Setup of harbor:
==> flow/design.v (excerpt) <==
module axi_gpio_expanded
#(
    parameter C_ALL_INPUTS        = 0,             
    parameter C_ALL_OUTPUTS       = 0,             
    parameter C_GPIO_WIDTH        = 32,            
    parameter C_DOUT_DEFAULT      = 32'h00000000,  
    parameter C_TRI_DEFAULT       = 32'hFFFFFFFF,  
    parameter C_IS_DUAL           = 1,             
    parameter C_ALL_INPUTS_2      = 0,             
    parameter C_ALL_OUTPUTS_2     = 0,             
    parameter C_GPIO2_WIDTH       = 32,            
    parameter C_DOUT_DEFAULT_2    = 32'h00000000,  
    parameter C_TRI_DEFAULT_2     = 32'hFFFFFFFF,  
    parameter C_INTERRUPT_PRESENT = 1              
)
(
    input logic ACLK,     
    input logic ARESETn,  
    input  logic              [8:2] AWADDR,    
    input  logic              [2:0] AWPROT,    
    input  logic                    AWVALID,   
    output logic                    AWREADY,   
    input  logic             [31:0] WDATA,   
    input  logic              [3:0] WSTRB,   
    input  logic                    WVALID,  
    output logic                    WREADY,  
    output logic              [1:0] BRESP,   
    output logic                    BVALID,  
    input  logic                    BREADY,  
    input  logic              [8:2] ARADDR,    
    input  logic              [2:0] ARPROT,    
    input  logic                    ARVALID,   
    output logic                    ARREADY,   
    output logic             [31:0] RDATA,   
    output logic              [1:0] RRESP,   
    output logic                    RVALID,  
    input  logic                    RREADY,  
    output logic ip2intc_irpt,                    
    input  logic  [C_GPIO_WIDTH-1:0] gpio_io_i,   
  ...
Size in the first run: roughly 1100 cells after synthesis, roughly 300 flip-flops, ~300 I/O pins, ~11000 um2 of cells after synthesis.
clock: 3.66 ns
lec_check: 0
cap_margin: 20
cell_pad_in_sites_detail_placement: 2
core_margin: 7
core_utilization: 64
cts_cluster_diameter: 209
cts_cluster_size: 97
gpl_routability_driven: 0
hold_slack_margin: -0.03
place_density_lb_addon: 0.13
setup_slack_margin: 1.08
slew_margin: 20
run.sh (not shown) runs the stock make flow with config.mk's settings and CLKGATE_MAP_FILE=.
harbor is listed as incomplete: the tool reported an error in detailed placement and the run ended there.
For amber, these inputs were changed with respect to harbor:
- CTS_CLUSTER_SIZE: 97 -> unset
- CELL_PAD_IN_SITES_DETAIL_PLACEMENT: 2 -> unset
- CORE_UTILIZATION: 64 -> 30
- CTS_CLUSTER_DIAMETER: 209 -> unset
- HOLD_SLACK_MARGIN: -0.03 -> unset
- GPL_ROUTABILITY_DRIVEN: 0 -> unset
- PLACE_DENSITY_LB_ADDON: 0.13 -> unset
- CORE_MARGIN: 7 -> 2
- SETUP_SLACK_MARGIN: 1.08 -> unset
- the clock period (ns, I/O delays scaled along): 3.66 -> 3.04
--- outcome ---
amber ended with every stage complete and zero timing, DRC or antenna violations. Number of placement rows grows by more than a quarter when moving from harbor to amber. On count of cell types in the netlist, harbor tracks amber almost exactly. The die area reported for amber is greater than that of harbor by about 80%. Synthesized area came out exactly the same in amber and harbor.
[inputs] nickel vs amber
- changing CORE_UTILIZATION from 30 to 59
- changing the clock period (ns, I/O delays scaled along) from 3.04 to 3.29
Findings:
Net count of the finished layout was higher in the run labelled amber.
Looking at sequential share of layout area across nickel and amber, the one that comes out higher is nickel.
Per the comparison of nickel with amber, number of vias per cell after detailed routing increased by 0.88 relative to the old numbers; cell area after layout lost about 3%; setup slack went up 0.0065 ns.

* * *

== P ==
axi_gpio_expanded again, from the RTL that the note above started with.
## axi_gpio_expanded
module axi_gpio_expanded
#(
    parameter C_ALL_INPUTS        = 0,             
    parameter C_ALL_OUTPUTS       = 0,             
    parameter C_GPIO_WIDTH        = 32,            
    parameter C_DOUT_DEFAULT      = 32'h00000000,  
    parameter C_TRI_DEFAULT       = 32'hFFFFFFFF,  
    parameter C_IS_DUAL           = 1,             
    parameter C_ALL_INPUTS_2      = 0,             
    parameter C_ALL_OUTPUTS_2     = 0,             
    parameter C_GPIO2_WIDTH       = 32,            
    parameter C_DOUT_DEFAULT_2    = 32'h00000000,  
    parameter C_TRI_DEFAULT_2     = 32'hFFFFFFFF,  
    parameter C_INTERRUPT_PRESENT = 1              
)
(
    input logic ACLK,     
    input logic ARESETn,  
    input  logic              [8:2] AWADDR,    
    input  logic              [2:0] AWPROT,    
    input  logic                    AWVALID,   
    output logic                    AWREADY,   
    input  logic             [31:0] WDATA,   
    input  logic              [3:0] WSTRB,   
    input  logic                    WVALID,  
    output logic                    WREADY,  
    output logic              [1:0] BRESP,   
    output logic                    BVALID,  
    input  logic                    BREADY,  
    input  logic              [8:2] ARADDR,    
    input  logic              [2:0] ARPROT,    
    input  logic                    ARVALID,   
    output logic                    ARREADY,   
    output logic             [31:0] RDATA,   
    output logic              [1:0] RRESP,   
    output logic                    RVALID,  
    input  logic                    RREADY,  
    output logic ip2intc_irpt,                    
    input  logic  [C_GPIO_WIDTH-1:0] gpio_io_i,   
    output logic  [C_GPIO_WIDTH-1:0] gpio_io_o,   
    output logic  [C_GPIO_WIDTH-1:0] gpio_io_t,   
    input  logic [C_GPIO2_WIDTH-1:0] gpio2_io_i,  
    output logic [C_GPIO2_WIDTH-1:0] gpio2_io_o,  
    output logic [C_GPIO2_WIDTH-1:0] gpio2_io_t   
);
Settings: LEC_CHECK=0, ABC_AREA=1, CAP_MARGIN=20, CORE_MARGIN=2, CORE_UTILIZATION=23, CTS_CLUSTER_DIAMETER=263, CTS_CLUSTER_SIZE=19, GPL_ROUTABILITY_DRIVEN=0, HOLD_SLACK_MARGIN=0.2, MAX_ROUTING_LAYER=met4, MIN_ROUTING_LAYER=met2, PLACE_DENSITY_LB_ADDON=0.17, SETUP_SLACK_MARGIN=0.8, SLEW_MARGIN=30; clock period 4.06 ns.
Setup changes, P to Q
# P
export LEC_CHECK = 0
export ABC_AREA = 1
export CAP_MARGIN = 20
export CORE_MARGIN = 2
export CORE_UTILIZATION = 23
export CTS_CLUSTER_DIAMETER = 263
export CTS_CLUSTER_SIZE = 19
export GPL_ROUTABILITY_DRIVEN = 0
export HOLD_SLACK_MARGIN = 0.2
export MAX_ROUTING_LAYER = met4
export MIN_ROUTING_LAYER = met2
export PLACE_DENSITY_LB_ADDON = 0.17
export SETUP_SLACK_MARGIN = 0.8
export SLEW_MARGIN = 30
create_clock -name core_clock -period 4.06 [get_ports {ACLK}]
# Q
export LEC_CHECK = 0
export CAP_MARGIN = 20
export CORE_MARGIN = 2
export CORE_UTILIZATION = 40
export GPL_ROUTABILITY_DRIVEN = 0
export HOLD_SLACK_MARGIN = 0.2
export PLACE_DENSITY_LB_ADDON = 0.17
export SLEW_MARGIN = 20
create_clock -name core_clock -period 5.0 [get_ports {ACLK}]
==> comparison <==
Q completed end to end with timing, DRC and antenna clean.
Every stage of the flow completed for P, and the final layout passed the timing, DRC and antenna checks.
Q: horizontal extent of the die lower than P
For Q, the top routing layer in use was met5, unlike P, where it was met4.
Taking P as the reference point, the die area of Q falls by about 46%.
In the metrics for Q and P, the one carrying the lower flop share of the area is P.
A dominant non-sequential cell family after synthesis of AND-OR/OR-AND gates is what P shows, while simple AND/OR/NAND/NOR gates belongs to Q.
[compare] base=P new=Q: clock network power share rose 11 points; number of well-tap cells placed moved down; wire length down 23%; global-route wire length before repair -11000 um.
Q and P ended up with roughly the same final-layout worst hold slack.
> inputs changed (Q -> R)
# Q
export LEC_CHECK = 0
export CAP_MARGIN = 20
export CORE_MARGIN = 2
export CORE_UTILIZATION = 40
export GPL_ROUTABILITY_DRIVEN = 0
export HOLD_SLACK_MARGIN = 0.2
export PLACE_DENSITY_LB_ADDON = 0.17
export SLEW_MARGIN = 20
create_clock -name core_clock -period 5.0 [get_ports {ACLK}]
# R
export LEC_CHECK = 0
export CAP_MARGIN = 20
export CORE_MARGIN = 2
export CORE_UTILIZATION = 40
export SLEW_MARGIN = 20
create_clock -name core_clock -period 3.04 [get_ports {ACLK}]
Notes after the runs:
Between R and Q, it is R whose smallest hold slack is higher, by 0.0035 ns.
Q → R: sequential share of layout area did not really move; post-route cell area held; setup slack shows a reduction of 1.42 ns.
The total power in R is 1.6 times that in Q.
Taking Q as the reference, in R fraction of power consumed by combinational cells went up 0.3 points, switching power summed over all nets shows an increase of 64%, routed wire length went up by 820 um.
Inputs modified between R and S:
# R
export LEC_CHECK = 0
export CAP_MARGIN = 20
export CORE_MARGIN = 2
export CORE_UTILIZATION = 40
export SLEW_MARGIN = 20
create_clock -name core_clock -period 3.04 [get_ports {ACLK}]
# S
export LEC_CHECK = 0
export CAP_MARGIN = 20
export CORE_MARGIN = 2
export CORE_UTILIZATION = 63
export SLEW_MARGIN = 20
create_clock -name core_clock -period 6.61 [get_ports {ACLK}]
Results
S against R: share of cell area taken by muxes after synthesis roughly the same, all-layer global routing usage picked up an extra 13 points, highest ir drop seen on vdd dropped 57%, peak per-stage delay on the critical path grew by 0.38 ns, count of routing violations after the opening detailed-route iteration went up by 219.
The data required time at the worst endpoint of S exceeds that of R by 3.69 ns.
Going from R to S, power has decreased, core utilization went up by 31 points, number of antenna-violating nets in the routed design was more or less identical.
Final cell area: S below R
Between S and R, it is S whose core utilization before placement is higher, by 23 points.

* * *

axi_gpio_expanded again, from the RTL that the note above started with.
==> flow/design.v (excerpt) <==
module axi_gpio_expanded
#(
    parameter C_ALL_INPUTS        = 0,             
    parameter C_ALL_OUTPUTS       = 0,             
    parameter C_GPIO_WIDTH        = 32,            
    parameter C_DOUT_DEFAULT      = 32'h00000000,  
    parameter C_TRI_DEFAULT       = 32'hFFFFFFFF,  
    parameter C_IS_DUAL           = 1,             
    parameter C_ALL_INPUTS_2      = 0,             
    parameter C_ALL_OUTPUTS_2     = 0,             
    parameter C_GPIO2_WIDTH       = 32,            
    parameter C_DOUT_DEFAULT_2    = 32'h00000000,  
    parameter C_TRI_DEFAULT_2     = 32'hFFFFFFFF,  
    parameter C_INTERRUPT_PRESENT = 1              
)
(
    input logic ACLK,     
    input logic ARESETn,  
    input  logic              [8:2] AWADDR,    
    input  logic              [2:0] AWPROT,    
    input  logic                    AWVALID,   
    output logic                    AWREADY,   
    input  logic             [31:0] WDATA,   
    input  logic              [3:0] WSTRB,   
    input  logic                    WVALID,  
    output logic                    WREADY,  
    output logic              [1:0] BRESP,   
    output logic                    BVALID,  
    input  logic                    BREADY,  
    input  logic              [8:2] ARADDR,    
    input  logic              [2:0] ARPROT,    
    input  logic                    ARVALID,   
    output logic                    ARREADY,   
    output logic             [31:0] RDATA,   
    output logic              [1:0] RRESP,   
    output logic                    RVALID,  
    input  logic                    RREADY,  
    output logic ip2intc_irpt,                    
    input  logic  [C_GPIO_WIDTH-1:0] gpio_io_i,   
    output logic  [C_GPIO_WIDTH-1:0] gpio_io_o,   
    output logic  [C_GPIO_WIDTH-1:0] gpio_io_t,   
    input  logic [C_GPIO2_WIDTH-1:0] gpio2_io_i,  
    output logic [C_GPIO2_WIDTH-1:0] gpio2_io_o,  
    output logic [C_GPIO2_WIDTH-1:0] gpio2_io_t   
);
Settings: LEC_CHECK=0, ABC_AREA=0, CAP_MARGIN=20, CELL_PAD_IN_SITES_GLOBAL_PLACEMENT=3, CORE_ASPECT_RATIO=0.86, CORE_MARGIN=2, CORE_UTILIZATION=48, CTS_CLUSTER_DIAMETER=263, CTS_CLUSTER_SIZE=34, GPL_ROUTABILITY_DRIVEN=0, GPL_TIMING_DRIVEN=0, HOLD_SLACK_MARGIN=0.2, MAX_ROUTING_LAYER=met4, MIN_ROUTING_LAYER=met1, PLACE_DENSITY_LB_ADDON=0.17, SETUP_SLACK_MARGIN=-0.26, SLEW_MARGIN=30; clock period 4.06 ns.
The first run failed in global placement (3_3_place_gp) with FLW-0024.
Rerun with:
- ABC_AREA: 0 -> default
- CELL_PAD_IN_SITES_GLOBAL_PLACEMENT: 3 -> default
- CORE_ASPECT_RATIO: 0.86 -> default
- CORE_UTILIZATION: 48 -> 66
- CTS_CLUSTER_DIAMETER: 263 -> default
- CTS_CLUSTER_SIZE: 34 -> 62
- GPL_ROUTABILITY_DRIVEN: 0 -> default
- GPL_TIMING_DRIVEN: 0 -> default
- HOLD_SLACK_MARGIN: 0.2 -> default
- MAX_ROUTING_LAYER: met4 -> default
- MIN_ROUTING_LAYER: met1 -> default
- PLACE_DENSITY_LB_ADDON: 0.17 -> default
- SETUP_SLACK_MARGIN: -0.26 -> default
- SLEW_MARGIN: 30 -> 20
- clock period: 4.06 -> 4.09 ns (I/O delays scaled with it)
What happened:
- This time the run produced a clean layout
- die size decreases by 27%
- area after synthesis does not change
- synthesized cell count is unchanged
Rerun with:
- CORE_UTILIZATION: 66 -> 40
- CTS_CLUSTER_SIZE: 62 -> default
- clock period: 4.09 -> 5.0 ns (I/O delays scaled with it)
What happened: Utilization falls by 36 points. Global-route usage shrinks by 21 points. Final area climbs by 1.4%. Sequential power shrinks by 18%. Total power decreases by 17%. Worst setup slack improves by 0.72 ns.
Power is estimated from default activity; no workload was simulated.
